**flow/run.sh**
```bash
#!/bin/bash
# the make line also repeats each setting of config.mk as NAME=value (left out here)
make -C /OpenROAD-flow-scripts/flow DESIGN_CONFIG=/design/flow/config.mk WORK_HOME=/design/flow/orfs CLKGATE_MAP_FILE= finish
```
**flow/config.mk**
```make
export PLATFORM = sky130hd
export DESIGN_NAME = top_module
export DESIGN_NICKNAME = top_module
export VERILOG_FILES = /design/flow/design.v
export SDC_FILE = /design/flow/constraint.sdc
export NUM_CORES = 4
export LEC_CHECK = 0
export ABC_AREA = 0
export CAP_MARGIN = 20
export CELL_PAD_IN_SITES_DETAIL_PLACEMENT = 2
export CORE_ASPECT_RATIO = 0.81
export CORE_MARGIN = 2
export CORE_UTILIZATION = 17
export GPL_ROUTABILITY_DRIVEN = 0
export MAX_ROUTING_LAYER = met4
export PLACE_DENSITY_LB_ADDON = 0.27
export SETUP_SLACK_MARGIN = 5.0
export SLEW_MARGIN = 20
```
**flow/constraint.sdc**
```tcl
create_clock -name core_clock -period 60.5 [get_ports {clk}]
set_input_delay 12.1000 -clock core_clock [delete_from_list [all_inputs] [get_ports {clk}]]
set_output_delay 12.1000 -clock core_clock [all_outputs]
set_load 0.01 [all_outputs]
```
**flow/design.v**
```verilog
module alu (
    input  [18:0] a,
    input  [18:0] b,
    input  [4:0]  opcode,
    output reg [37:0] outau
);
always @(*) begin
    case (opcode)
        5'b00000: outau = {19'b0, a + b};         
        5'b00001: outau = {19'b0, a - b};         
        5'b00010: outau = a * b;                  
        5'b00011: outau = (b != 0) ? {19'b0, a / b} : 38'b0;  
        5'b00100: outau = {19'b0, a + 19'd1};     
        5'b00101: outau = {19'b0, a - 19'd1};     
        5'b00110: outau = {19'b0, a & b};         
        5'b00111: outau = {19'b0, a | b};         
        5'b01000: outau = {19'b0, a ^ b};         
        5'b01001: outau = {19'b0, ~a};            
        default : outau = 38'b0;                  
    endcase
end
endmodule
module program_counter (
    input clk,
    input rst,
    input pc_enable,
    input [1:0] pc_sel,            
    input [18:0] target_addr,      
    output reg [18:0] pc
);
always @(posedge clk or posedge rst) begin
    if (rst) begin
        pc <= 19'd0;
    end 
    else if (pc_enable) begin
        case (pc_sel)
            2'b00: pc <= pc + 1;         
            2'b01: pc <= target_addr;        
            2'b10: pc <= target_addr;        
            2'b11: pc <= target_addr;        
        endcase
    end
end
endmodule
module inst_reg (
    input clk,
    input load_IR,
    input [18:0] ins,               
    output reg [4:0] opcode,        
    output reg [3:0] rs1, rs2, rd,  
    output reg [13:0] addr_imm,     
    output reg [5:0] branch_offset  
);
    localparam OPC_ADD   = 5'd0,
               OPC_SUB   = 5'd1,
               OPC_MUL   = 5'd2,
               OPC_DIV   = 5'd3,
               OPC_INC   = 5'd4,
               OPC_DEC   = 5'd5,
               OPC_AND   = 5'd6,
               OPC_OR    = 5'd7,
               OPC_XOR   = 5'd8,
               OPC_NOT   = 5'd9,
               OPC_LD    = 5'd10,
               OPC_ST    = 5'd11,
               OPC_BEQ   = 5'd12,
               OPC_BNE   = 5'd13,
               OPC_JMP   = 5'd14,
               OPC_CALL  = 5'd15;
    always @(posedge clk) begin
        if (load_IR) begin
            opcode <= ins[18:14];
            rs1 <= 4'd0;
            rs2 <= 4'd0;
            rd <= 4'd0;
            addr_imm <= 14'd0;
            branch_offset <= 6'd0;
            case (ins[18:14])
                OPC_ADD, OPC_SUB, OPC_MUL, OPC_DIV,
                OPC_INC, OPC_DEC, OPC_AND, OPC_OR,
                OPC_XOR, OPC_NOT: begin
                    rs1 <= ins[13:10];
                    rs2 <= ins[9:6];
                    rd  <= ins[5:2];
                end
                OPC_LD, OPC_ST: begin
                    rs1 <= ins[13:10];             
                    rs2 <= ins[9:6];               
                    addr_imm <= {8'd0, ins[5:0]};  
                end
                OPC_BEQ, OPC_BNE: begin
                    rs1 <= ins[13:10];            
                    rs2 <= ins[9:6];              
                    branch_offset <= ins[5:0];    
                end
                OPC_JMP, OPC_CALL: begin
                    addr_imm <= ins[13:0];        
                end
                default: begin
                end
            endcase
        end
    end
endmodule
module reg_file (
    input clk,
    input rst,
    input reg_write,                  
    input [4:0] read_reg1,            
    input [4:0] read_reg2,            
    input [4:0] write_reg,            
    input [18:0] write_data,          
    output [18:0] read_data1,         
    output [18:0] read_data2          
);
    reg [18:0] registers [0:31];
    assign read_data1 = registers[read_reg1];
    assign read_data2 = registers[read_reg2];
    integer i;
    always @(posedge clk or posedge rst) begin
        if (rst) begin
            for (i = 0; i < 32; i = i + 1)
                registers[i] <= 19'd0;
        end else if (reg_write) begin
                        registers[write_reg] <= write_data;
        end
    end
endmodule
module control_unit (
    input clk, rst,
    input [4:0] opcode,                     	 
    input regs_equal,				 
    output reg mem_read,			 
    output reg mem_write,			 
    output reg reg_write,			 
    output reg load_IR,				 
    output reg pc_enable,			 
    output reg [4:0] ALU_op,			 
    output reg [1:0] pc_sel,			 
    output halted				 
);
    parameter FETCH = 3'b000, EXECUTE = 3'b001, MEMORY = 3'b010,
              WRITBK = 3'b011, CONTROL = 3'b100, HALT = 3'b101;
    reg [2:0] state, next_state;
    assign halted = (state == HALT);
    always @(posedge clk or posedge rst) begin
        if (rst)
            state <= FETCH;
        else
            state <= next_state;
    end
    always @(*) begin
        case (state)
            FETCH: next_state = EXECUTE;
            EXECUTE: begin
                case (opcode)
                    5'b01010, 5'b01011: next_state = MEMORY;   				 
                    5'b01100, 5'b01101, 5'b01110, 5'b01111: next_state = CONTROL;	 
                    5'b00000, 5'b00001, 5'b00010, 5'b00011, 5'b00100,
                    5'b00101, 5'b00110, 5'b00111, 5'b01000, 5'b01001: next_state = WRITBK;  
                    5'b11111: next_state = HALT;					 
                    default: next_state = FETCH;					 
                endcase
            end
            MEMORY: begin
                if (opcode == 5'b01010)
                    next_state = WRITBK;	  
                else
                    next_state = FETCH;  	 
            end
            WRITBK: next_state = FETCH;
            CONTROL: next_state = FETCH;
            HALT: next_state = HALT;
            default: next_state = FETCH;
        endcase
    end
    always @(*) begin
        mem_read = 0;
        mem_write = 0;
        reg_write = 0;
        load_IR = 0;
        pc_enable = 0;
        ALU_op = 5'b00000;
        pc_sel = 2'b00;
        case (state)
            FETCH: begin
                mem_read = 1;
                load_IR = 1;
                pc_enable = 1;
                pc_sel = 2'b00;
            end
            EXECUTE: begin
                ALU_op = opcode;
            end
            MEMORY: begin
                if (opcode == 5'b01010)
                    mem_read = 1;        
                else
                    mem_write = 1;       
            end
            WRITBK: begin
                ALU_op = opcode;
                if (opcode != 5'b01011)  
                    reg_write = 1;
            end
            CONTROL: begin
                case (opcode)
                    5'b01100: begin pc_enable = regs_equal;  pc_sel = 2'b01; end  
                    5'b01101: begin pc_enable = !regs_equal; pc_sel = 2'b01; end  
                    5'b01110, 5'b01111: begin pc_enable = 1; pc_sel = 2'b10; end  
                    default: ;
                endcase
            end
            default: ;
        endcase
    end
endmodule
module top_module (
    input clk,
    input rst,
    output [18:0] imem_addr,               
    input  [18:0] imem_rdata,              
    output [8:0]  dmem_addr,               
    input  [18:0] dmem_rdata,              
    output [18:0] dmem_wdata,              
    output        dmem_we,                 
    output        halt                     
);
    wire [4:0] opcode;
    wire [3:0] rs1, rs2, rd;
    wire [13:0] addr_imm;
    wire [5:0] branch_offset;
    wire [4:0] alu_opcode;
    wire [1:0] pc_sel;
    wire [18:0] reg_data1, reg_data2;
    wire [37:0] alu_result;
    wire mem_read, mem_write, reg_write, load_IR, pc_enable;
    wire [18:0] pc_value;
    wire [18:0] target_addr;
    reg [18:0] mem_read_data;
    always @(posedge clk) begin
        if (mem_read)
            mem_read_data <= dmem_rdata;
    end
    wire is_load = (opcode == 5'b01010);
    wire [3:0]  wb_reg  = is_load ? rs2 : rd;
    wire [18:0] wb_data = is_load ? mem_read_data : alu_result[18:0];
    wire [18:0] ea      = reg_data1 + {5'd0, addr_imm};
    assign imem_addr  = pc_value;
    assign dmem_addr  = ea[8:0];
    assign dmem_wdata = reg_data2;
    assign dmem_we    = mem_write;
    assign target_addr = (pc_sel == 2'b01) ? (pc_value + {{13{branch_offset[5]}}, branch_offset}) : {5'd0, addr_imm};
    program_counter PC (
        .clk(clk),
        .rst(rst),
        .pc_enable(pc_enable),
        .pc_sel(pc_sel),
        .target_addr(target_addr),
        .pc(pc_value)
    );
    inst_reg IR (
        .clk(clk),
        .load_IR(load_IR),
        .ins(imem_rdata),
        .opcode(opcode),
        .rs1(rs1),
        .rs2(rs2),
        .rd(rd),
        .addr_imm(addr_imm),
        .branch_offset(branch_offset)
    );
    control_unit CU (
        .clk(clk),
        .rst(rst),
        .opcode(opcode),
        .regs_equal(reg_data1 == reg_data2),
        .mem_read(mem_read),
        .mem_write(mem_write),
        .reg_write(reg_write),
        .load_IR(load_IR),
        .pc_enable(pc_enable),
        .ALU_op(alu_opcode),
        .pc_sel(pc_sel),
        .halted(halt)
    );
    reg_file RF (
        .clk(clk),
        .rst(rst),
        .reg_write(reg_write),
        .read_reg1({1'b0, rs1}),
        .read_reg2({1'b0, rs2}),
        .write_reg({1'b0, wb_reg}),
        .write_data(wb_data),
        .read_data1(reg_data1),
        .read_data2(reg_data2)
    );
    alu ALU (
        .a(reg_data1),
        .b(reg_data2),
        .opcode(alu_opcode),
        .outau(alu_result)
    );
endmodule
```
==> flow_metrics.env, run 1 <==
# flow metrics
export IMPL_dpl_worst_slack_ps=8320
export IMPL_clk_pin_slew_worst_paths_ps=70
export IMPL_reg2reg_to="RF.registers[12][0]$_DFFE_PP0P_"
export IMPL_fp_util_pct=17.1
export IMPL_numCtsBuffers=42
export IMPL_grt_pass1_vias=42400
export IMPL_wl_mm=212
export IMPL_setup_viol=0
export IMPL_tightest_slew_ps=1270
export IMPL_synth_warnings=7
export IMPL_cts_sinks=385
export IMPL_postSynthSeqShare_pct=24.9
export IMPL_fp_nets=5321
export IMPL_crit_family="AND-OR/OR-AND gates"
export IMPL_ys_sh_adder_pct=17.7
export IMPL_top_cells_by_area="dfrtp_1 21%, ha_1 11%, fa_1 6.4%"
export IMPL_cp_slowest_cell="nor4_4"
export IMPL_top_area_cell="dfrtp_1"
export IMPL_aoi_share_pct=24.3
export IMPL_whs_path_depth=1
export IMPL_timing_max_slew_rel_slack_pct=15.5
export IMPL_vias=40600
export IMPL_reg2reg_depth=185
export IMPL_antenna_found_initial=19
export IMPL_fin_skew_ps=42.0
export IMPL_synth_cell_types=111
export IMPL_regToRegStartpoint="IR.rs2[1]$_SDFFCE_PN0P_"
export IMPL_cp_end_kind="flip-flop"
export IMPL_ys_async_sr_fraction_pct=84.7
export IMPL_synth_area_mm2=0.0397
export IMPL_critical_path_depth=185
export IMPL_critPathBufInv=11
export IMPL_die_h_um=439
export IMPL_synth_top_cell_area_share_pct=20.6
export IMPL_r2r_setup_slack_ps=8290
export IMPL_setup_tns_final_ps=0
export IMPL_setup_worst_path_start="IR.rs2[1]$_SDFFCE_PN0P_"
export IMPL_logic_area_mm2=0.0277
export IMPL_required_ps=60960
export IMPL_outcome="timing/DRC/antenna clean"
export IMPL_arrival_ps=52670
export IMPL_ys_cells=4796
export IMPL_htreeDepth=2
export IMPL_ys_flop_type="dfrtp_1"
export IMPL_seq_area_mm2=0.00990
export IMPL_final_hold_violation_count=0
export IMPL_common_cells="462 x nand2_1, 445 x nor2_1, 383 x a21oi_1, 358 x ha_1, 344 x o21ai_0"
export IMPL_ant_nets=0
export IMPL_ys_flops=385
export IMPL_cts_setup_buffers=0
export IMPL_fin_crit_sh_pct=86.3
export IMPL_whs_endpoint="CU.state[2]$_DFF_PP0_"
export IMPL_boundaryPins=89
export IMPL_hold_ws_ps=448
export IMPL_slew_viol_final=0
export IMPL_yosys_stat_area_mm2=0.0397
export IMPL_netlist_instances=4796
export IMPL_max_freq_mhz=19.2
export IMPL_port_buffers=88
export IMPL_path_max_fanout=46
export IMPL_holdBufCountCts=0
export IMPL_track_usage_pct=17.9
export IMPL_cts_tree="done"
export IMPL_cts_buffer_depth=3
export IMPL_nNetsFinal=5336
export IMPL_final_area_mm2=0.0462
export IMPL_syn_avg_cell_area_um2=8.27
export IMPL_grt_pass1_wl_mm=308
export IMPL_timing_final_ws_setup_ps=8290
export IMPL_routed_via_density=5.14
export IMPL_startpoint_type="flip-flop"
export IMPL_syn2layout_area_growth_pct=16.4
export IMPL_root_buffer="clkbuf_16"
export IMPL_slowest_delay_ps=900
export IMPL_drt_pass1_iterations=7
export IMPL_rows=159
export IMPL_post_dp_cell_area_mm2=0.0446
export IMPL_fin_cells=7913
export IMPL_endpoint="RF.registers[12][0]$_DFFE_PP0P_"
export IMPL_topCombFamilyByArea="AND-OR/OR-AND gates"
export IMPL_hold_path_class="reg2reg"
export IMPL_grt_overflow_total=0
export IMPL_worstSetupPathType="reg2reg"
export IMPL_postCtsResizedCells=0
export IMPL_wire_per_inst_um=26.8
export IMPL_die_area_mm2=0.237
export IMPL_coreArea_mm2=0.232
export IMPL_n_fill_cell=26900
export IMPL_rsz0062_at_grt="no"
export IMPL_synth_dominant_cell_count="nand2_1"
export IMPL_clock_latency_ps=610
export IMPL_numPlacedInstances=7825
export IMPL_warnings=74
export IMPL_cap_viol_max_count=0
export IMPL_crit_top_cell="o21a_1"
export IMPL_place_hpwl_mm=155
export IMPL_ys_sh_mux_pct=4.98
export IMPL_grt_max_degree=159
export IMPL_edf_count=56
export IMPL_drc_errors=0
export IMPL_layout_min_cycle_time_ps=52210
export IMPL_ys_sh_xor_pct=4.22
export IMPL_synthSimpleGateAreaFrac_pct=17.9
export IMPL_die_w_um=541
export IMPL_drtIter0Drc=4366
-- per-layer routing --
layer / up-vias / GRT usage, % / part of all wire, %
li1: 17300 / - / -
met1: 21200 / 25.2 / 46
met2: 1786 / 25.5 / 41
met3: 389 / 3.06 / 8.3
met4: 0 / 6.32 / 4.2
met5: - / - / 0
-- layout make-up --
type                            instances  area share [%]
Multi-Input combinational cell       3830            59.9
Sequential cell                       385            21.4
Tap cell                             3059            8.29
Timing Repair Buffer                  244            4.49
Clock buffer                           58            2.69
Inverter                              308            2.52
Clock inverter                         19           0.639
Antenna cell                           10          0.0542
-- metrics by stage --
step	util (%)
after floorplan	-
after detailed placement	19.2
final	19.9
after global routing	19.9
after CTS	19.9
after global placement	19.2
==> run 2, diff against run 1 <==
Settings changed: CELL_PAD_IN_SITES_DETAIL_PLACEMENT 2 to 1, CELL_PAD_IN_SITES_GLOBAL_PLACEMENT set to 2, CTS_CLUSTER_SIZE set to 34, GPL_ROUTABILITY_DRIVEN 0 to 1, GPL_TIMING_DRIVEN set to 0, HOLD_SLACK_MARGIN set to 0.17, MIN_ROUTING_LAYER set to met1, PLACE_DENSITY_LB_ADDON 0.27 to 0.0, SLEW_MARGIN 20 to 35.
==> run 2 against run 1 <==
Against the previous run:
- still clean on timing, DRC and antenna
- utilization is 0.92 points higher
- via count is 1.7% lower
- flip-flop count stayed put
- cell area is 4.6% higher
- global-route usage is 7.1 points higher
- critical endpoint is now RF.registers[14][0]$_DFFE_PP0P_
- largest cell class unchanged
==> flow_metrics.env, run 2 <==
# flow metrics
export IMPL_crit_top_cell="o21a_1"
export IMPL_rsz0062_at_grt="no"
export IMPL_gp_congestion=0.964
export IMPL_hold_ws_ps=465
export IMPL_cap_viol_max_count=0
export IMPL_holdBufCountCts=0
export IMPL_path_max_fanout=10
export IMPL_tightest_slew_ps=1090
export IMPL_cts_tree="done"
export IMPL_reg2reg_to="RF.registers[14][0]$_DFFE_PP0P_"
export IMPL_wl_mm=294
export IMPL_timing_max_slew_rel_slack_pct=27.3
export IMPL_cp_slowest_cell="buf_2"
export IMPL_regToRegStartpoint="IR.rs2[3]$_SDFFCE_PN0P_"
export IMPL_ys_flops=385
export IMPL_grt_overflow_total=0
export IMPL_setup_worst_path_start="IR.rs2[3]$_SDFFCE_PN0P_"
export IMPL_netlist_instances=4796
export IMPL_grt_pass1_wl_mm=393
export IMPL_track_usage_pct=25.0
export IMPL_setup_tns_final_ps=0
export IMPL_routed_via_density=4.91
export IMPL_rows=159
export IMPL_use_met3_pct=2.75
export IMPL_top_cells_by_area="dfrtp_1 21%, ha_1 11%, fa_1 6.4%"
export IMPL_endpoint="RF.registers[14][0]$_DFFE_PP0P_"
export IMPL_top_area_cell="dfrtp_1"
export IMPL_clk_pin_slew_worst_paths_ps=60
export IMPL_ys_async_sr_fraction_pct=84.7
export IMPL_die_h_um=439
export IMPL_arrival_ps=52650
export IMPL_edf_count=56
export IMPL_worstSetupPathType="reg2reg"
export IMPL_postSynthSeqShare_pct=24.9
export IMPL_cp_end_kind="flip-flop"
export IMPL_drt_pass1_iterations=6
export IMPL_topCombFamilyByArea="AND-OR/OR-AND gates"
export IMPL_ys_sh_adder_pct=17.7
export IMPL_synth_dominant_cell_count="nand2_1"
export IMPL_common_cells="462 x nand2_1, 445 x nor2_1, 383 x a21oi_1, 358 x ha_1, 344 x o21ai_0"
export IMPL_ys_flop_type="dfrtp_1"
export IMPL_reg2reg_depth=209
export IMPL_required_ps=60990
export IMPL_whs_path_depth=1
export IMPL_fin_crit_sh_pct=86.2
export IMPL_aoi_share_pct=24.3
export IMPL_cts_buffer_depth=3
export IMPL_startpoint_type="flip-flop"
export IMPL_synth_area_mm2=0.0397
export IMPL_max_freq_mhz=19.2
export IMPL_critical_path_depth=209
export IMPL_setup_viol=0
export IMPL_ys_cells=4796
export IMPL_wire_per_inst_um=36.1
export IMPL_antenna_found_initial=35
export IMPL_outcome="timing/DRC/antenna clean"
export IMPL_synthSimpleGateAreaFrac_pct=17.9
export IMPL_root_buffer="clkbuf_16"
export IMPL_clock_latency_ps=660
export IMPL_use_met2_pct=36.3
export IMPL_grt_pass1_vias=41600
export IMPL_die_w_um=541
export IMPL_numCtsBuffers=51
export IMPL_ys_sh_mux_pct=4.98
export IMPL_die_area_mm2=0.237
export IMPL_crit_family="AND-OR/OR-AND gates"
export IMPL_cts_sinks=385
export IMPL_yosys_stat_area_mm2=0.0397
export IMPL_synth_warnings=7
export IMPL_drtIter0Drc=3341
export IMPL_layout_min_cycle_time_ps=52160
export IMPL_htreeDepth=2
export IMPL_synth_cell_types=111
export IMPL_grtUsageMet1_pct=37.7
export IMPL_port_buffers=88
export IMPL_r2r_setup_slack_ps=8340
export IMPL_synth_top_cell_area_share_pct=20.6
export IMPL_ant_nets=0
export IMPL_boundaryPins=89
export IMPL_grt_busiest_layer="met1"
export IMPL_hold_path_class="reg2reg"
export IMPL_syn_avg_cell_area_um2=8.27
export IMPL_coreArea_mm2=0.232
export IMPL_whs_endpoint="CU.state[2]$_DFF_PP0_"
export IMPL_drc_errors=0
export IMPL_vias=40000
export IMPL_critPathBufInv=30
export IMPL_syn2layout_area_growth_pct=21.8
export IMPL_place_hpwl_mm=242
export IMPL_fp_util_pct=17.1
export IMPL_fin_skew_ps=28.8
export IMPL_warnings=68
export IMPL_final_hold_violation_count=0
export IMPL_ys_sh_xor_pct=4.22
export IMPL_nNetsFinal=5549
export IMPL_slowest_delay_ps=600
export IMPL_slew_viol_final=0
export IMPL_grt_max_degree=69
export IMPL_fp_nets=5321
==> run 2: layer usage <==
| metal | share of wire (%) | vias to the layer above |
|---|---|---|
| li1 | - | 17800 |
| met1 | 52 | 21000 |
| met2 | 42 | 969 |
| met3 | 4.6 | 161 |
| met4 | 1.1 | 0 |
| met5 | 0 | - |
==> run 2: final cells by class <==
class	instances	area, µm²
Buffer	273	1400
Sequential cell	385	9900
Clock buffer	78	1540
Timing Repair Buffer	175	2140
Antenna cell	16	40.0
Multi-Input combinational cell	3830	28100
Inverter	308	1170
Tap cell	3059	3830
Clock inverter	15	180
Fill cell	27100	184000
==> run 2: per-stage QoR <==
step | cell area, µm² | utilization (%) | cells | worst slack (ps)
final | 48300 | 20.8 | 8139 | 8340
after detailed placement | 46100 | 19.9 | 8011 | -1860
after CTS | 48000 | 20.7 | 8107 | 5060
after global placement | 44400 | 19.1 | 7943 | -8640
after floorplan | 39700 | - | 4796 | 18670
after global routing | 48300 | 20.8 | 8126 | 4960
==> run 2: timing repair <==
action | CTS | global route
endpoints found under the setup margin | 32 | 32
buffers inserted | 3 | 15
pin swaps | 2 | 6
gates resized | 37 | 56
==> run 3, diff against run 2 <==
Settings changed: ABC_AREA 0 to 1, CELL_PAD_IN_SITES_DETAIL_PLACEMENT 1 to unset, CELL_PAD_IN_SITES_GLOBAL_PLACEMENT 2 to unset, CORE_UTILIZATION 17 to 65, CTS_CLUSTER_SIZE 34 to unset, GPL_TIMING_DRIVEN 0 to unset, HOLD_SLACK_MARGIN 0.17 to unset, MIN_ROUTING_LAYER met1 to unset, PLACE_DENSITY set to 0.66, PLACE_DENSITY_LB_ADDON 0.0 to unset, SETUP_SLACK_MARGIN 5.0 to -0.77, SLEW_MARGIN 35 to 20.
Clock period 60.5 ns to 35.5 ns, I/O delays scaled along.
==> run 3 against run 2 <==
Against the previous run:
- now fails the layout checks on setup timing
- clock skew fell by 3.0 ps
- critical path depth rose by 76
- critical path type unchanged
==> flow_metrics.env, run 3 <==
# flow metrics
export IMPL_outcome="failed layout checks"
export IMPL_holdBufCountCts=0
export IMPL_warnings=74
export IMPL_edf_count=56
export IMPL_synth_warnings=7
export IMPL_clock_latency_ps=560
export IMPL_slowest_delay_ps=480
export IMPL_wire_per_inst_um=24.0
export IMPL_topCombFamilyByArea="simple AND/OR/NAND/NOR gates"
export IMPL_whs_endpoint="CU.state[2]$_DFF_PP0_"
export IMPL_arrival_ps=38180
export IMPL_place_hpwl_mm=120
export IMPL_cap_viol_max_count=0
export IMPL_numPlacedInstances=7208
export IMPL_whs_path_depth=1
export IMPL_timing_max_slew_rel_slack_pct=17.8
export IMPL_max_freq_mhz=26.5
export IMPL_ys_sh_xor_pct=3.99
export IMPL_gp_congestion=1.11
export IMPL_yosys_stat_area_mm2=0.0395
export IMPL_drc_errors=0
export IMPL_crit_top_cell="nand2_2"
export IMPL_top_cells_by_area="dfrtp_1 21%, nand2_1 16%, ha_1 11%"
export IMPL_ys_cells=5724
export IMPL_synthSimpleGateAreaFrac_pct=29.6
export IMPL_aoi_share_pct=14.7
export IMPL_endpoint="RF.registers[14][0]$_DFFE_PP0P_"
export IMPL_grt_pass1_wl_mm=248
export IMPL_regToRegStartpoint="IR.rs2[1]$_SDFFCE_PN0P_"
export IMPL_tightest_slew_ps=1220
export IMPL_cts_sinks=385
export IMPL_ant_nets=0
export IMPL_layout_min_cycle_time_ps=37770
export IMPL_required_ps=35910
export IMPL_synth_area_mm2=0.0395
export IMPL_root_buffer="clkbuf_16"
export IMPL_syn2layout_area_growth_pct=28.8
export IMPL_critPathBufInv=42
export IMPL_critical_path_depth=285
export IMPL_fp_util_pct=65.6
export IMPL_setup_viol=32
export IMPL_post_dp_cell_area_mm2=0.0470
export IMPL_coreArea_mm2=0.0602
export IMPL_path_max_fanout=9
export IMPL_slew_viol_final=0
export IMPL_setup_tns_final_ps=-43980
export IMPL_numCtsBuffers=35
export IMPL_netlist_instances=5724
export IMPL_drt_pass1_iterations=15
export IMPL_n_fill_cell=3718
export IMPL_cp_end_kind="flip-flop"
export IMPL_hold_ws_ps=437
export IMPL_wl_mm=177
export IMPL_synth_dominant_cell_count="nand2_1"
export IMPL_common_cells="1,680 x nand2_1, 721 x nor2_1, 673 x inv_1, 358 x ha_1, 326 x dfrtp_1"
export IMPL_grt_pass1_vias=43400
export IMPL_clk_pin_slew_worst_paths_ps=70
export IMPL_nNetsFinal=7100
export IMPL_hold_path_class="reg2reg"
export IMPL_vias=47300
export IMPL_rsz0062_at_grt="yes"
export IMPL_rows=81
export IMPL_r2r_setup_slack_ps=-2270
export IMPL_port_buffers=88
export IMPL_timing_final_ws_setup_ps=-2270
export IMPL_grt_max_degree=145
export IMPL_final_hold_violation_count=0
export IMPL_htreeDepth=2
export IMPL_fin_cells=7397
export IMPL_reg2reg_to="RF.registers[14][0]$_DFFE_PP0P_"
export IMPL_worstSetupPathType="reg2reg"
export IMPL_check_faults="setup timing"
export IMPL_synth_top_cell_area_share_pct=20.7
export IMPL_fp_nets=6249
export IMPL_top_area_cell="dfrtp_1"
export IMPL_cts_tree="done"
export IMPL_ys_async_sr_fraction_pct=84.7
export IMPL_track_usage_pct=53.4
export IMPL_drtIter0Drc=7175
export IMPL_ys_sh_mux_pct=0
export IMPL_boundaryPins=89
export IMPL_die_h_um=226
export IMPL_syn_avg_cell_area_um2=6.90
export IMPL_cts_buffer_depth=3
export IMPL_antenna_found_initial=4
export IMPL_postSynthSeqShare_pct=25.1
export IMPL_fin_skew_ps=25.8
export IMPL_fin_crit_sh_pct=106
export IMPL_ys_flops=385
export IMPL_die_area_mm2=0.0627
export IMPL_synth_cell_types=71
export IMPL_cp_slowest_cell="edfxtp_1"
export IMPL_startpoint_type="flip-flop"
export IMPL_grt_overflow_total=0
export IMPL_reg2reg_depth=285
export IMPL_ys_flop_type="dfrtp_1"
export IMPL_routed_via_density=6.40
export IMPL_crit_family="AND-OR/OR-AND gates"
export IMPL_final_area_mm2=0.0508
export IMPL_die_w_um=278
export IMPL_ys_sh_adder_pct=17.8
export IMPL_setup_worst_path_start="IR.rs2[1]$_SDFFCE_PN0P_"
==> run 3: routing by layer <==
layer / global-route usage (%) / up-vias / routed length (µm)
met2: 72.8 / 4171 / 69100
met3: 22.1 / 1287 / 32800
li1: - / 20300 / -
met4: 27.5 / 0 / 13900
met5: - / - / 0
met1: 67.4 / 21600 / 61700
==> run 3: timing repair <==
item,4_1_cts,5_1_grt
pin swaps,51,231
resized,93,313
setup endpoints to repair,32,48
cloned,3,0
endpoints found under the hold margin,0,0
setup buffers,30,85
==> run 3: cell type report <==
type	instances	area (µm²)	area share (%)
Multi-Input combinational cell	4458	27900	54.9
Sequential cell	385	9900	19.5
Timing Repair Buffer	984	8120	16.0
Inverter	710	2690	5.29
Tap cell	788	986	1.94
Clock buffer	46	970	1.91
Clock inverter	17	236	0.465
Antenna cell	8	20.0	0.0394
Timing Repair inverter	1	5.00	0.00984
==> run 3: through the flow <==
stage	worst slack (ps)	util, %
5_1_grt	-3900	84.5
6_report	-2270	84.5
3_3_place_gp	-668	78.0
3_5_place_dp	-3090	78.0
2_1_floorplan	-746	-
4_1_cts	-757	81.0
==> run 4, diff against run 3 <==
Settings changed: CORE_UTILIZATION 65 to 67, CTS_CLUSTER_DIAMETER set to 189, MAX_ROUTING_LAYER met4 to met5, PLACE_DENSITY 0.66 to unset, SETUP_SLACK_MARGIN -0.77 to 4.37.
Clock period 35.5 ns to 38.8 ns, I/O delays scaled along.
==> run 4 against run 3 <==
Against the previous run:
- the run now fails in global routing
- synthesized cell count is the same
- die size shrank 2.9%
- synthesized area is the same
==> flow_metrics.env, run 4 <==
# implementation run metrics
export IMPL_outcome="aborted with a tool error"
export IMPL_lastStage="global routing"
export IMPL_tool_error="[ERROR GRT-0232] Routing congestion too high. Check the congestion heatmap in the GUI."
export IMPL_synthSimpleGateAreaFrac_pct=29.6
export IMPL_coreArea_mm2=0.0586
export IMPL_synth_area_mm2=0.0395
export IMPL_post_dp_cell_area_mm2=0.0426
export IMPL_fp_util_pct=67.4
export IMPL_die_w_um=274
export IMPL_netlist_instances=5724
export IMPL_ys_sh_mux_pct=0
export IMPL_grt_overflow_total=2202
export IMPL_port_buffers=88
export IMPL_topCombFamilyByArea="simple AND/OR/NAND/NOR gates"
export IMPL_holdBufCountCts=0
export IMPL_top_area_cell="dfrtp_1"
export IMPL_ys_cells=5724
export IMPL_cts_buffer_depth=3
export IMPL_ys_sh_adder_pct=17.8
export IMPL_cts_sinks=385
export IMPL_fp_nets=6249
export IMPL_rows=80
export IMPL_htreeDepth=2
export IMPL_ys_flop_type="dfrtp_1"
export IMPL_boundaryPins=89
export IMPL_ys_async_sr_fraction_pct=84.7
export IMPL_ys_sh_xor_pct=3.99
export IMPL_edf_count=56
export IMPL_synth_cell_types=71
export IMPL_numCtsBuffers=35
export IMPL_die_h_um=222
export IMPL_aoi_share_pct=14.7
export IMPL_place_hpwl_mm=114
export IMPL_top_cells_by_area="dfrtp_1 21%, nand2_1 16%, ha_1 11%"
export IMPL_synth_warnings=7
export IMPL_root_buffer="clkbuf_16"
export IMPL_postSynthSeqShare_pct=25.1
export IMPL_synth_dominant_cell_count="nand2_1"
export IMPL_dpl_worst_slack_ps=-1010
export IMPL_yosys_stat_area_mm2=0.0395
export IMPL_ys_flops=385
export IMPL_synth_top_cell_area_share_pct=20.7
export IMPL_die_area_mm2=0.0609
export IMPL_gp_congestion=1.11
export IMPL_common_cells="1,680 x nand2_1, 721 x nor2_1, 673 x inv_1, 358 x ha_1, 326 x dfrtp_1"
export IMPL_syn_avg_cell_area_um2=6.90
export IMPL_track_usage_pct=93.5
[run 4: timing repair]
action / CTS
gates cloned: 6
setup endpoints to repair: 48
setup buffers: 478
pin swaps: 225
gates resized: 253
[run 4: through the flow]
step | hold slack (ps) | std cells
after CTS | 449 | 7139
after floorplan | 412 | 5724
after detailed placement | 434 | 6592
after global placement | 423 | 6587
[run 4: routing by layer]
metal,overflow,GRT usage (%)
met5,12,67.5
met4,397,88.3
met3,257,85.7
met2,1150,104
met1,386,93.9
==> run 5, diff against run 4 <==
Settings changed: ABC_AREA 1 to 0, CELL_PAD_IN_SITES_DETAIL_PLACEMENT set to 0, CORE_UTILIZATION 67 to 17, CTS_CLUSTER_DIAMETER 189 to unset, CTS_CLUSTER_SIZE set to 96, GPL_TIMING_DRIVEN set to 0, MAX_ROUTING_LAYER met5 to met4, PLACE_DENSITY_LB_ADDON set to 0.27, SETUP_SLACK_MARGIN 4.37 to unset, SLEW_MARGIN 20 to 35.
Clock period 38.8 ns to 60.5 ns, I/O delays scaled along.
==> run 5 against run 4 <==
Against the previous run:
- the run now finishes clean
- die size rose to 3.9 times the previous value
- synthesized area rose by 0.53%
- synthesized cell count down 16%
==> flow_metrics.env, run 5 <==
# flow metrics
export IMPL_synth_warnings=7
export IMPL_fp_util_pct=17.1
export IMPL_regToRegStartpoint="IR.rs1[1]$_SDFFCE_PN0P_"
export IMPL_top_area_cell="dfrtp_1"
export IMPL_ant_nets=0
export IMPL_fin_skew_ps=28.4
export IMPL_track_usage_pct=21.6
export IMPL_clock_latency_ps=650
export IMPL_warnings=68
export IMPL_startpoint_type="flip-flop"
export IMPL_antenna_found_initial=31
export IMPL_rsz0062_at_grt="no"
export IMPL_place_hpwl_mm=196
export IMPL_cp_slowest_cell="o211ai_1"
export IMPL_aoi_share_pct=24.3
export IMPL_tightest_slew_ps=1110
export IMPL_die_h_um=439
export IMPL_drtIter0Drc=5404
export IMPL_whs_path_depth=1
export IMPL_critPathBufInv=25
export IMPL_ys_async_sr_fraction_pct=84.7
export IMPL_cts_tree="done"
export IMPL_ys_flops=385
export IMPL_use_met2_pct=29.4
export IMPL_dpl_worst_slack_ps=5360
export IMPL_ys_sh_adder_pct=17.7
export IMPL_arrival_ps=57110
export IMPL_grt_pass1_vias=39600
export IMPL_clk_pin_slew_worst_paths_ps=60
export IMPL_max_freq_mhz=17.7
export IMPL_cp_end_kind="flip-flop"
export IMPL_grt_overflow_total=0
export IMPL_slew_viol_final=0
export IMPL_endpoint="RF.registers[14][0]$_DFFE_PP0P_"
export IMPL_routed_via_density=5.16
export IMPL_syn2layout_area_growth_pct=19.3
export IMPL_syn_avg_cell_area_um2=8.27
export IMPL_layout_min_cycle_time_ps=56630
export IMPL_wl_mm=256
export IMPL_cts_buffer_depth=3
export IMPL_worstSetupPathType="reg2reg"
export IMPL_crit_family="AND-OR/OR-AND gates"
export IMPL_synth_top_cell_area_share_pct=20.6
export IMPL_grt_pass1_wl_mm=346
export IMPL_postCtsResizedCells=0
export IMPL_top_cells_by_area="dfrtp_1 21%, ha_1 11%, fa_1 6.4%"
export IMPL_drt_pass1_iterations=8
export IMPL_final_hold_violation_count=0
export IMPL_cts_sinks=385
export IMPL_gp_congestion=1.02
export IMPL_die_w_um=541
export IMPL_cts_setup_buffers=0
export IMPL_reg2reg_depth=200
export IMPL_root_buffer="clkbuf_16"
export IMPL_outcome="timing/DRC/antenna clean"
export IMPL_r2r_setup_slack_ps=3870
export IMPL_cap_viol_max_count=0
export IMPL_use_met3_pct=4.21
export IMPL_ys_flop_type="dfrtp_1"
export IMPL_slowest_delay_ps=800
export IMPL_synth_area_mm2=0.0397
export IMPL_fin_util_pct=20.4
export IMPL_whs_endpoint="CU.state[2]$_DFF_PP0_"
export IMPL_port_buffers=88
export IMPL_postSynthSeqShare_pct=24.9
export IMPL_grtUsageMet1_pct=31.3
export IMPL_ys_sh_xor_pct=4.22
export IMPL_grt_busiest_layer="met1"
export IMPL_holdBufCountCts=0
export IMPL_vias=41800
export IMPL_n_fill_cell=25900
export IMPL_synthSimpleGateAreaFrac_pct=17.9
export IMPL_critical_path_depth=200
export IMPL_yosys_stat_area_mm2=0.0397
export IMPL_setup_tns_final_ps=0
export IMPL_fp_nets=5321
export IMPL_topCombFamilyByArea="AND-OR/OR-AND gates"
export IMPL_reg2reg_to="RF.registers[14][0]$_DFFE_PP0P_"
export IMPL_nNetsFinal=5508
export IMPL_boundaryPins=89
export IMPL_ys_sh_mux_pct=4.98
export IMPL_die_area_mm2=0.237
export IMPL_drc_errors=0
export IMPL_required_ps=60970
export IMPL_common_cells="462 x nand2_1, 445 x nor2_1, 383 x a21oi_1, 358 x ha_1, 344 x o21ai_0"
export IMPL_fin_crit_sh_pct=93.6
export IMPL_hold_path_class="reg2reg"
export IMPL_synth_cell_types=111
export IMPL_timing_max_slew_rel_slack_pct=25.6
export IMPL_wire_per_inst_um=31.7
export IMPL_edf_count=56
export IMPL_setup_viol=0
export IMPL_netlist_instances=4796
export IMPL_numCtsBuffers=43
export IMPL_timing_final_ws_setup_ps=3870
export IMPL_setup_worst_path_start="IR.rs1[1]$_SDFFCE_PN0P_"
export IMPL_htreeDepth=2
export IMPL_path_max_fanout=10
export IMPL_rows=159
export IMPL_grt_max_degree=78
export IMPL_coreArea_mm2=0.232
export IMPL_ys_cells=4796
export IMPL_synth_dominant_cell_count="nand2_1"
## run 5: through the flow
stage	instances	hold WS, ps	cell area [µm²]
after detailed placement	7996	426	45800
after CTS	8074	443	47300
final	8093	440	47300
after floorplan	4796	412	39700
after global routing	8083	463	47300
after global placement	7943	422	44400
## run 5: final cells by class
class	count	area, µm²	area share, %
antenna	18	45.0	0.0951
buffer	273	1360	2.88
clock buffer	53	1190	2.51
clock inverter	25	305	0.645
inverter	308	1170	2.46
multi-input combinational	3830	27900	58.9
sequential	385	9900	20.9
tap	3059	3830	8.08
timing repair buffer	142	1680	3.56
## run 5: routing by layer
metal	vias to the layer above	part of all wire (%)
li1	17700	-
met1	21500	48
met2	2165	40
met3	392	8.6
met4	0	3.6
met5	-	0
==> run 6, diff against run 5 <==
Settings changed: ABC_AREA 0 to 1, CELL_PAD_IN_SITES_DETAIL_PLACEMENT 0 to unset, CORE_ASPECT_RATIO 0.81 to unset, CORE_UTILIZATION 17 to 62, CTS_CLUSTER_DIAMETER set to 341, CTS_CLUSTER_SIZE 96 to 98, GPL_ROUTABILITY_DRIVEN 1 to unset, GPL_TIMING_DRIVEN 0 to unset, MAX_ROUTING_LAYER met4 to unset, PLACE_DENSITY_LB_ADDON 0.27 to unset, SETUP_SLACK_MARGIN set to -2.0, SLEW_MARGIN 35 to 20, TNS_END_PERCENT set to 15.
Clock period 60.5 ns to 22.1 ns, I/O delays scaled along.
==> run 6 against run 5 <==
Against the previous run:
- die size shrank 72%
- synthesized area fell by 0.53%
- synthesized cell count up 19%
- the flow now stops in global routing
==> flow_metrics.env, run 6 <==
# implementation run metrics
export IMPL_outcome="aborted with a tool error"
export IMPL_lastStage="global routing"
export IMPL_tool_error="[ERROR GRT-0232] Routing congestion too high. Check the congestion heatmap in the GUI."
export IMPL_synth_warnings=7
export IMPL_root_buffer="clkbuf_16"
export IMPL_edf_count=56
export IMPL_boundaryPins=89
export IMPL_fp_nets=6249
export IMPL_place_hpwl_mm=127
export IMPL_ys_async_sr_fraction_pct=84.7
export IMPL_rows=92
export IMPL_yosys_stat_area_mm2=0.0395
export IMPL_fp_util_pct=62.7
export IMPL_coreArea_mm2=0.0630
export IMPL_common_cells="1,680 x nand2_1, 721 x nor2_1, 673 x inv_1, 358 x ha_1, 326 x dfrtp_1"
export IMPL_die_w_um=256
export IMPL_synth_cell_types=71
export IMPL_dpl_worst_slack_ps=-13870
export IMPL_numPlacedInstances=7501
export IMPL_top_cells_by_area="dfrtp_1 21%, nand2_1 16%, ha_1 11%"
export IMPL_htreeDepth=1
export IMPL_die_area_mm2=0.0657
export IMPL_postSynthSeqShare_pct=25.1
export IMPL_ys_sh_adder_pct=17.8
export IMPL_die_h_um=256
export IMPL_post_dp_cell_area_mm2=0.0494
export IMPL_holdBufCountCts=0
export IMPL_aoi_share_pct=14.7
export IMPL_port_buffers=88
export IMPL_gp_congestion=1.10
export IMPL_grt_overflow_total=1234
export IMPL_synth_dominant_cell_count="nand2_1"
export IMPL_cts_sinks=385
export IMPL_ys_sh_xor_pct=3.99
export IMPL_track_usage_pct=85.1
export IMPL_topCombFamilyByArea="simple AND/OR/NAND/NOR gates"
export IMPL_synthSimpleGateAreaFrac_pct=29.6
export IMPL_synth_top_cell_area_share_pct=20.7
export IMPL_cts_buffer_depth=3
export IMPL_ys_cells=5724
export IMPL_ys_flops=385
export IMPL_numCtsBuffers=7
export IMPL_syn_avg_cell_area_um2=6.90
export IMPL_ys_flop_type="dfrtp_1"
export IMPL_netlist_instances=5724
export IMPL_ys_sh_mux_pct=0
export IMPL_synth_area_mm2=0.0395
export IMPL_top_area_cell="dfrtp_1"
==> run 6: routing by layer <==
| layer | track usage (%) | overflow |
|---|---|---|
| met5 | 51.9 | 8 |
| met4 | 80.3 | 257 |
| met3 | 71.8 | 82 |
| met2 | 99.1 | 786 |
| met1 | 86.5 | 101 |
==> run 6: through the flow <==
stage               hold slack (ps)
floorplan                       412
global placement                424
detailed placement              428
CTS                             497
==> run 6: repair_timing <==
| action | 4_1_cts |
|---|---|
| pin swaps | 170 |
| hold endpoints to repair | 0 |
| gates resized | 134 |
| setup buffers | 280 |
| gates cloned | 2 |
| setup endpoints to repair | 96 |
==> run 7, diff against run 6 <==
Settings changed: CORE_ASPECT_RATIO set to 0.81, CORE_UTILIZATION 62 to 72, CTS_CLUSTER_DIAMETER 341 to unset, CTS_CLUSTER_SIZE 98 to 14, GPL_ROUTABILITY_DRIVEN set to 1, MAX_ROUTING_LAYER set to met4, PLACE_DENSITY_LB_ADDON set to 0.05, SETUP_SLACK_MARGIN -2.0 to 4.14, TNS_END_PERCENT 15 to unset.
Clock period 22.1 ns to 27.8 ns, I/O delays scaled along.
==> run 7 against run 6 <==
Against the previous run:
- the flow again stops in global routing
- die size is 14% lower
- synthesized area stayed put
- synthesized cell count stayed put
==> flow_metrics.env, run 7 <==
# implementation run metrics
export IMPL_ys_flop_type="dfrtp_1"
export IMPL_numPlacedInstances=7299
export IMPL_fp_util_pct=72.6
export IMPL_ys_sh_mux_pct=0
export IMPL_holdBufCountCts=0
export IMPL_synth_cell_types=71
export IMPL_die_h_um=215
export IMPL_coreArea_mm2=0.0543
export IMPL_die_area_mm2=0.0567
export IMPL_gp_congestion=1.26
export IMPL_cts_sinks=385
export IMPL_synth_dominant_cell_count="nand2_1"
export IMPL_postSynthSeqShare_pct=25.1
export IMPL_yosys_stat_area_mm2=0.0395
export IMPL_ys_sh_adder_pct=17.8
export IMPL_root_buffer="clkbuf_16"
export IMPL_synth_area_mm2=0.0395
export IMPL_aoi_share_pct=14.7
export IMPL_tool_error="[ERROR GRT-0116] Global routing finished with congestion. Check the congestion regions in the DRC Viewer."
export IMPL_ys_flops=385
export IMPL_lastStage="global routing"
export IMPL_top_cells_by_area="dfrtp_1 21%, nand2_1 16%, ha_1 11%"
export IMPL_htreeDepth=2
export IMPL_edf_count=56
export IMPL_syn_avg_cell_area_um2=6.90
export IMPL_numCtsBuffers=36
export IMPL_port_buffers=88
export IMPL_outcome="aborted with a tool error"
export IMPL_boundaryPins=89
export IMPL_synth_warnings=7
export IMPL_fp_nets=6249
export IMPL_ys_async_sr_fraction_pct=84.7
export IMPL_topCombFamilyByArea="simple AND/OR/NAND/NOR gates"
export IMPL_ys_sh_xor_pct=3.99
export IMPL_synth_top_cell_area_share_pct=20.7
export IMPL_common_cells="1,680 x nand2_1, 721 x nor2_1, 673 x inv_1, 358 x ha_1, 326 x dfrtp_1"
export IMPL_top_area_cell="dfrtp_1"
export IMPL_place_hpwl_mm=129
export IMPL_rows=77
export IMPL_grt_overflow_total=1886
export IMPL_post_dp_cell_area_mm2=0.0486
export IMPL_cts_buffer_depth=3
export IMPL_ys_cells=5724
export IMPL_synthSimpleGateAreaFrac_pct=29.6
export IMPL_track_usage_pct=98.2
export IMPL_netlist_instances=5724
export IMPL_die_w_um=264
-- run 7: routing by layer --
metal  global-route usage [%]  GRT overflow
met5                        -             -
met4                     98.9           417
met3                     91.5           248
met2                      107           978
met1                     94.9           243
-- run 7: repair_timing --
item | in CTS
gates resized | 128
pin swaps | 117
setup endpoints to repair | 103
setup buffers | 128
cloned | 1
-- run 7: per-stage QoR --
step | util (%) | hold slack [ps] | setup WS, ps | TNS, ps
after CTS | 94.5 | 458 | -7620 | -303370
after detailed placement | 89.5 | 437 | -9010 | -389100
after global placement | 89.4 | 417 | -5980 | -203770
after floorplan | - | 412 | -6940 | -255160
==> run 8, diff against run 7 <==
Settings changed: ABC_AREA 1 to unset, CORE_ASPECT_RATIO 0.81 to unset, CORE_UTILIZATION 72 to 70, CTS_CLUSTER_SIZE 14 to 96, GPL_ROUTABILITY_DRIVEN 1 to unset, MAX_ROUTING_LAYER met4 to unset, PLACE_DENSITY_LB_ADDON 0.05 to unset, SETUP_SLACK_MARGIN 4.14 to unset.
Clock period 27.8 ns to 17.7 ns, I/O delays scaled along.
==> run 8 against run 7 <==
Against the previous run:
- the flow again stops in global routing
- die size up 3.3%
- synthesized area up 0.53%
- synthesized cell count down 16%
==> flow_metrics.env, run 8 <==
# implementation run metrics
export IMPL_die_w_um=242
export IMPL_ys_flop_type="dfrtp_1"
export IMPL_cts_buffer_depth=3
export IMPL_root_buffer="clkbuf_16"
export IMPL_top_cells_by_area="dfrtp_1 21%, ha_1 11%, fa_1 6.4%"
export IMPL_numCtsBuffers=37
export IMPL_tool_error="[ERROR GRT-0116] Global routing finished with congestion. Check the congestion regions in the DRC Viewer."
export IMPL_grt_overflow_total=661
export IMPL_common_cells="462 x nand2_1, 445 x nor2_1, 383 x a21oi_1, 358 x ha_1, 344 x o21ai_0"
export IMPL_lastStage="global routing"
export IMPL_ys_sh_adder_pct=17.7
export IMPL_rows=87
export IMPL_aoi_share_pct=24.3
export IMPL_fp_nets=5321
export IMPL_top_area_cell="dfrtp_1"
export IMPL_die_area_mm2=0.0586
export IMPL_htreeDepth=2
export IMPL_synth_dominant_cell_count="nand2_1"
export IMPL_die_h_um=242
export IMPL_ys_sh_xor_pct=4.22
export IMPL_port_buffers=88
export IMPL_postSynthSeqShare_pct=24.9
export IMPL_outcome="aborted with a tool error"
export IMPL_synth_warnings=7
export IMPL_gp_congestion=1.23
export IMPL_ys_async_sr_fraction_pct=84.7
export IMPL_yosys_stat_area_mm2=0.0397
export IMPL_ys_flops=385
export IMPL_dpl_worst_slack_ps=-20210
export IMPL_track_usage_pct=90.7
export IMPL_coreArea_mm2=0.0562
export IMPL_topCombFamilyByArea="AND-OR/OR-AND gates"
export IMPL_synth_area_mm2=0.0397
export IMPL_synthSimpleGateAreaFrac_pct=17.9
export IMPL_ys_sh_mux_pct=4.98
export IMPL_place_hpwl_mm=131
export IMPL_synth_top_cell_area_share_pct=20.6
export IMPL_synth_cell_types=111
export IMPL_cts_sinks=385
export IMPL_edf_count=56
export IMPL_fp_util_pct=70.7
export IMPL_ys_cells=4796
export IMPL_syn_avg_cell_area_um2=8.27
export IMPL_netlist_instances=4796
export IMPL_boundaryPins=89
export IMPL_holdBufCountCts=0
## run 8: routing by layer
metal  GRT overflow  track usage (%)
met1             50             89.5
met2            276              100
met3             80             83.0
met4            235             92.4
met5             20             62.1
## run 8: per-stage QoR
step	hold WS (ps)	utilization (%)	instances	cell area (µm²)	TNS [ps]
after floorplan	412	-	4796	40700	-1409840
after global placement	421	88.8	6494	49900	-1352830
after detailed placement	455	88.8	6495	49900	-1582980
after CTS	448	95.0	6721	53400	-1313660
## run 8: what timing repair did
item                                    in CTS
gates cloned                                 8
setup buffers                              151
gates resized                              226
pin swaps                                   97
endpoints found under the setup margin     160
==> run 9, diff against run 8 <==
Settings changed: CAP_MARGIN 20 to 0, CORE_UTILIZATION 70 to 41, CTS_CLUSTER_DIAMETER set to 175, CTS_CLUSTER_SIZE 96 to unset, GPL_TIMING_DRIVEN set to 1, MAX_ROUTING_LAYER set to met4, MIN_ROUTING_LAYER set to met2, PLACE_DENSITY set to 0.68, SETUP_SLACK_MARGIN set to 5.0, TNS_END_PERCENT set to 80.
Clock period 17.7 ns to 61.3 ns, I/O delays scaled along.
==> run 9 against run 8 <==
Against the previous run:
- the flow again stops in global routing
- synthesized cell count unchanged
- synthesized area stayed put
- die size grew 69%
==> flow_metrics.env, run 9 <==
# implementation run metrics
export IMPL_synth_warnings=7
export IMPL_numPlacedInstances=6049
export IMPL_outcome="aborted with a tool error"
export IMPL_ys_sh_xor_pct=4.22
export IMPL_port_buffers=88
export IMPL_yosys_stat_area_mm2=0.0397
export IMPL_ys_sh_mux_pct=4.98
export IMPL_fp_nets=5321
export IMPL_numCtsBuffers=41
export IMPL_tool_error="[ERROR GRT-0116] Global routing finished with congestion. Check the congestion regions in the DRC Viewer."
export IMPL_top_area_cell="dfrtp_1"
export IMPL_root_buffer="clkbuf_16"
export IMPL_ys_sh_adder_pct=17.7
export IMPL_gp_congestion=1.22
export IMPL_place_hpwl_mm=134
export IMPL_synthSimpleGateAreaFrac_pct=17.9
export IMPL_track_usage_pct=67.7
export IMPL_ys_cells=4796
export IMPL_postCtsResizedCells=0
export IMPL_lastStage="global routing"
export IMPL_dpl_worst_slack_ps=11750
export IMPL_synth_dominant_cell_count="nand2_1"
export IMPL_netlist_instances=4796
export IMPL_topCombFamilyByArea="AND-OR/OR-AND gates"
export IMPL_aoi_share_pct=24.3
export IMPL_edf_count=56
export IMPL_ys_flop_type="dfrtp_1"
export IMPL_grt_overflow_total=151
export IMPL_postSynthSeqShare_pct=24.9
export IMPL_common_cells="462 x nand2_1, 445 x nor2_1, 383 x a21oi_1, 358 x ha_1, 344 x o21ai_0"
export IMPL_cts_setup_buffers=0
export IMPL_boundaryPins=89
export IMPL_holdBufCountCts=0
export IMPL_synth_cell_types=111
export IMPL_htreeDepth=2
export IMPL_top_cells_by_area="dfrtp_1 21%, ha_1 11%, fa_1 6.4%"
export IMPL_cts_sinks=385
export IMPL_syn_avg_cell_area_um2=8.27
export IMPL_die_h_um=315
export IMPL_die_area_mm2=0.0993
export IMPL_cts_buffer_depth=3
export IMPL_rows=114
export IMPL_ys_flops=385
export IMPL_ys_async_sr_fraction_pct=84.7
export IMPL_synth_area_mm2=0.0397
export IMPL_die_w_um=315
export IMPL_fp_util_pct=41.2
export IMPL_coreArea_mm2=0.0963
export IMPL_synth_top_cell_area_share_pct=20.6
-- run 9: per-stage QoR --
step / instance area, µm² / util [%] / hold WS [ps]
2_1_floorplan: 39700 / - / 412
3_3_place_gp: 42300 / 44.0 / 416
4_1_cts: 43800 / 45.5 / 442
3_5_place_dp: 42400 / 44.0 / 424
-- run 9: routing by layer --
layer	GRT usage, %	GRT overflow
met3	81.2	149
met2	72.4	2
met5	-	-
met4	35.2	0
met1	-	-
==> run 10, diff against run 9 <==
Settings changed: ABC_AREA set to 1, CAP_MARGIN 0 to 20, CORE_UTILIZATION 41 to 72, CTS_CLUSTER_DIAMETER 175 to 345, CTS_CLUSTER_SIZE set to 86, GPL_TIMING_DRIVEN 1 to unset, MAX_ROUTING_LAYER met4 to unset, MIN_ROUTING_LAYER met2 to unset, PLACE_DENSITY 0.68 to 0.66, SETUP_SLACK_MARGIN 5.0 to -2.0, TNS_END_PERCENT 80 to unset.
Clock period 61.3 ns to 31.3 ns, I/O delays scaled along.
==> run 10 against run 9 <==
Against the previous run:
- die size fell by 43%
- the flow again stops in global routing
- synthesized area fell by 0.53%
- synthesized cell count rose by 19%
==> flow_metrics.env, run 10 <==
# implementation run metrics
export IMPL_syn_avg_cell_area_um2=6.90
export IMPL_edf_count=56
export IMPL_ys_sh_mux_pct=0
export IMPL_rows=85
export IMPL_numCtsBuffers=8
export IMPL_postSynthSeqShare_pct=25.1
export IMPL_grt_overflow_total=824
export IMPL_port_buffers=88
export IMPL_ys_sh_xor_pct=3.99
export IMPL_synth_top_cell_area_share_pct=20.7
export IMPL_cts_sinks=385
export IMPL_root_buffer="clkbuf_16"
export IMPL_ys_sh_adder_pct=17.8
export IMPL_ys_cells=5724
export IMPL_lastStage="global routing"
export IMPL_fp_nets=6249
export IMPL_htreeDepth=1
export IMPL_synthSimpleGateAreaFrac_pct=29.6
export IMPL_topCombFamilyByArea="simple AND/OR/NAND/NOR gates"
export IMPL_die_w_um=238
export IMPL_tool_error="[ERROR GRT-0116] Global routing finished with congestion. Check the congestion regions in the DRC Viewer."
export IMPL_synth_area_mm2=0.0395
export IMPL_synth_warnings=7
export IMPL_numPlacedInstances=7244
export IMPL_coreArea_mm2=0.0540
export IMPL_synth_dominant_cell_count="nand2_1"
export IMPL_die_h_um=238
export IMPL_track_usage_pct=85.2
export IMPL_holdBufCountCts=0
export IMPL_gp_congestion=1.14
export IMPL_cts_buffer_depth=3
export IMPL_outcome="aborted with a tool error"
export IMPL_boundaryPins=89
export IMPL_place_hpwl_mm=126
export IMPL_ys_flop_type="dfrtp_1"
export IMPL_common_cells="1,680 x nand2_1, 721 x nor2_1, 673 x inv_1, 358 x ha_1, 326 x dfrtp_1"
export IMPL_ys_async_sr_fraction_pct=84.7
export IMPL_fp_util_pct=73.1
export IMPL_yosys_stat_area_mm2=0.0395
export IMPL_ys_flops=385
export IMPL_synth_cell_types=71
export IMPL_aoi_share_pct=14.7
export IMPL_top_cells_by_area="dfrtp_1 21%, nand2_1 16%, ha_1 11%"
export IMPL_die_area_mm2=0.0567
export IMPL_top_area_cell="dfrtp_1"
export IMPL_netlist_instances=5724
run 10: layer usage:
metal  overflow  GRT usage (%)
met1         41           85.5
met2        485           99.3
met3         42           72.4
met4        252           83.3
met5          4           46.6
run 10: metrics by stage:
step / area (µm²) / hold slack, ps / setup WS [ps]
after CTS: 50000 / 499 / -3560
after detailed placement: 48400 / 443 / -5570
after floorplan: 40100 / 412 / -3440
after global placement: 48300 / 418 / -2850
run 10: what timing repair did:
action | 4_1_cts
gates cloned | 2
pin swaps | 103
setup buffers | 116
setup endpoints to repair | 32
resized | 123
==> run 11, diff against run 10 <==
Settings changed: ABC_AREA 1 to unset, CORE_UTILIZATION 72 to 58, CTS_CLUSTER_DIAMETER 345 to unset, CTS_CLUSTER_SIZE 86 to unset, PLACE_DENSITY 0.66 to unset, SETUP_SLACK_MARGIN -2.0 to -1.46.
Clock period 31.3 ns to 38.5 ns, I/O delays scaled along.
==> run 11 against run 10 <==
Against the previous run:
- the layout now fails its checks (setup timing)
- synthesized cell count decreased by 16%
- synthesized area increased by 0.53%
- die size increased by 24%
==> flow_metrics.env, run 11 <==
# flow metrics
export IMPL_arrival_ps=39190
export IMPL_grtUsageMet1_pct=61.7
export IMPL_setup_tns_final_ps=-4310
export IMPL_drc_errors=0
export IMPL_gp_congestion=1.08
export IMPL_boundaryPins=89
export IMPL_outcome="failed layout checks"
export IMPL_tightest_slew_ps=1350
export IMPL_regToRegStartpoint="IR.rs2[1]$_SDFFCE_PN0P_"
export IMPL_crit_family="AND-OR/OR-AND gates"
export IMPL_synth_dominant_cell_count="nand2_1"
export IMPL_ys_async_sr_fraction_pct=84.7
export IMPL_whs_path_depth=1
export IMPL_final_area_mm2=0.0460
export IMPL_die_h_um=266
export IMPL_common_cells="462 x nand2_1, 445 x nor2_1, 383 x a21oi_1, 358 x ha_1, 344 x o21ai_0"
export IMPL_top_cells_by_area="dfrtp_1 21%, ha_1 11%, fa_1 6.4%"
export IMPL_track_usage_pct=46.3
export IMPL_fin_skew_ps=14.7
export IMPL_cp_end_kind="flip-flop"
export IMPL_clock_latency_ps=550
export IMPL_whs_endpoint="CU.state[2]$_DFF_PP0_"
export IMPL_coreArea_mm2=0.0674
export IMPL_grt_pass1_vias=39500
export IMPL_rsz0062_at_grt="yes"
export IMPL_place_hpwl_mm=120
export IMPL_endpoint="RF.registers[14][0]$_DFFE_PP0P_"
export IMPL_worstSetupPathType="reg2reg"
export IMPL_synth_warnings=7
export IMPL_ys_flop_type="dfrtp_1"
export IMPL_synth_top_cell_area_share_pct=20.6
export IMPL_syn_avg_cell_area_um2=8.27
export IMPL_ys_sh_xor_pct=4.22
export IMPL_use_met3_pct=16.2
export IMPL_grt_busiest_layer="met2"
export IMPL_topCombFamilyByArea="AND-OR/OR-AND gates"
export IMPL_ys_cells=4796
export IMPL_numCtsBuffers=36
export IMPL_max_freq_mhz=25.8
export IMPL_ys_sh_adder_pct=17.7
export IMPL_synth_area_mm2=0.0397
export IMPL_check_faults="setup timing"
export IMPL_die_w_um=266
export IMPL_cp_slowest_cell="a2111oi_0"
export IMPL_crit_top_cell="o21a_1"
export IMPL_wl_mm=167
export IMPL_use_met2_pct=66.6
export IMPL_final_hold_violation_count=0
export IMPL_ys_flops=385
export IMPL_drtIter0Drc=5724
export IMPL_timing_final_ws_setup_ps=-295
export IMPL_top_area_cell="dfrtp_1"
export IMPL_reg2reg_to="RF.registers[14][0]$_DFFE_PP0P_"
export IMPL_critPathBufInv=15
export IMPL_yosys_stat_area_mm2=0.0397
export IMPL_rows=95
export IMPL_setup_worst_path_start="IR.rs2[1]$_SDFFCE_PN0P_"
export IMPL_path_max_fanout=44
export IMPL_port_buffers=88
export IMPL_hold_path_class="reg2reg"
export IMPL_startpoint_type="flip-flop"
export IMPL_layout_min_cycle_time_ps=38790
export IMPL_htreeDepth=2
export IMPL_synthSimpleGateAreaFrac_pct=17.9
export IMPL_nNetsFinal=5666
export IMPL_post_dp_cell_area_mm2=0.0443
export IMPL_r2r_setup_slack_ps=-290
export IMPL_ys_sh_mux_pct=4.98
export IMPL_postSynthSeqShare_pct=24.9
export IMPL_edf_count=56
export IMPL_aoi_share_pct=24.3
export IMPL_antenna_found_initial=8
export IMPL_clk_pin_slew_worst_paths_ps=70
export IMPL_required_ps=38890
export IMPL_fin_crit_sh_pct=101
export IMPL_setup_viol=16
export IMPL_root_buffer="clkbuf_16"
export IMPL_cts_sinks=385
export IMPL_slowest_delay_ps=610
export IMPL_slew_viol_final=0
export IMPL_critical_path_depth=193
export IMPL_grt_overflow_total=0
export IMPL_wire_per_inst_um=27.6
export IMPL_cap_viol_max_count=0
export IMPL_fp_nets=5321
export IMPL_synth_cell_types=111
export IMPL_holdBufCountCts=0
export IMPL_fp_util_pct=58.9
export IMPL_vias=41300
export IMPL_grt_pass1_wl_mm=246
export IMPL_ant_nets=0
export IMPL_routed_via_density=6.84
export IMPL_timing_max_slew_rel_slack_pct=9.55
export IMPL_drt_pass1_iterations=10
export IMPL_warnings=74
export IMPL_die_area_mm2=0.0705
export IMPL_grt_max_degree=137
export IMPL_syn2layout_area_growth_pct=16.0
export IMPL_cts_buffer_depth=3
export IMPL_reg2reg_depth=193
export IMPL_netlist_instances=4796
export IMPL_cts_tree="done"
==> run 11: metal layers <==
metal	wire length, µm	vias to the layer above	share of wire, %
li1	-	18000	-
met1	64900	19700	39
met2	67600	2944	41
met3	23800	709	14
met4	10400	6	6.2
met5	45	-	0.027
==> run 11: timing repair <==
action                     4_1_cts  5_1_grt
buffers inserted                 0       28
setup endpoints to repair        0       32
resized                          0       92
==> run 11: cell type report <==
type | instances | area (µm²)
Inverter | 308 | 1160
Timing Repair Buffer | 580 | 4720
Clock inverter | 14 | 165
Fill cell | 5609 | 21400
Clock buffer | 48 | 1010
Tap cell | 873 | 1090
Multi-Input combinational cell | 3830 | 28000
Antenna cell | 3 | 7.51
Sequential cell | 385 | 9900
==> run 11: per-stage QoR <==
step / cells / utilization (%) / worst slack, ps / hold WS, ps
after floorplan: 4796 / - / -1450 / 412
after global placement: 5951 / 65.7 / -162 / 421
after detailed placement: 5951 / 65.7 / -1200 / 436
after CTS: 6013 / 67.4 / -1350 / 456
after global routing: 6038 / 68.3 / -2300 / 491
final: 6041 / 68.3 / -295 / 460
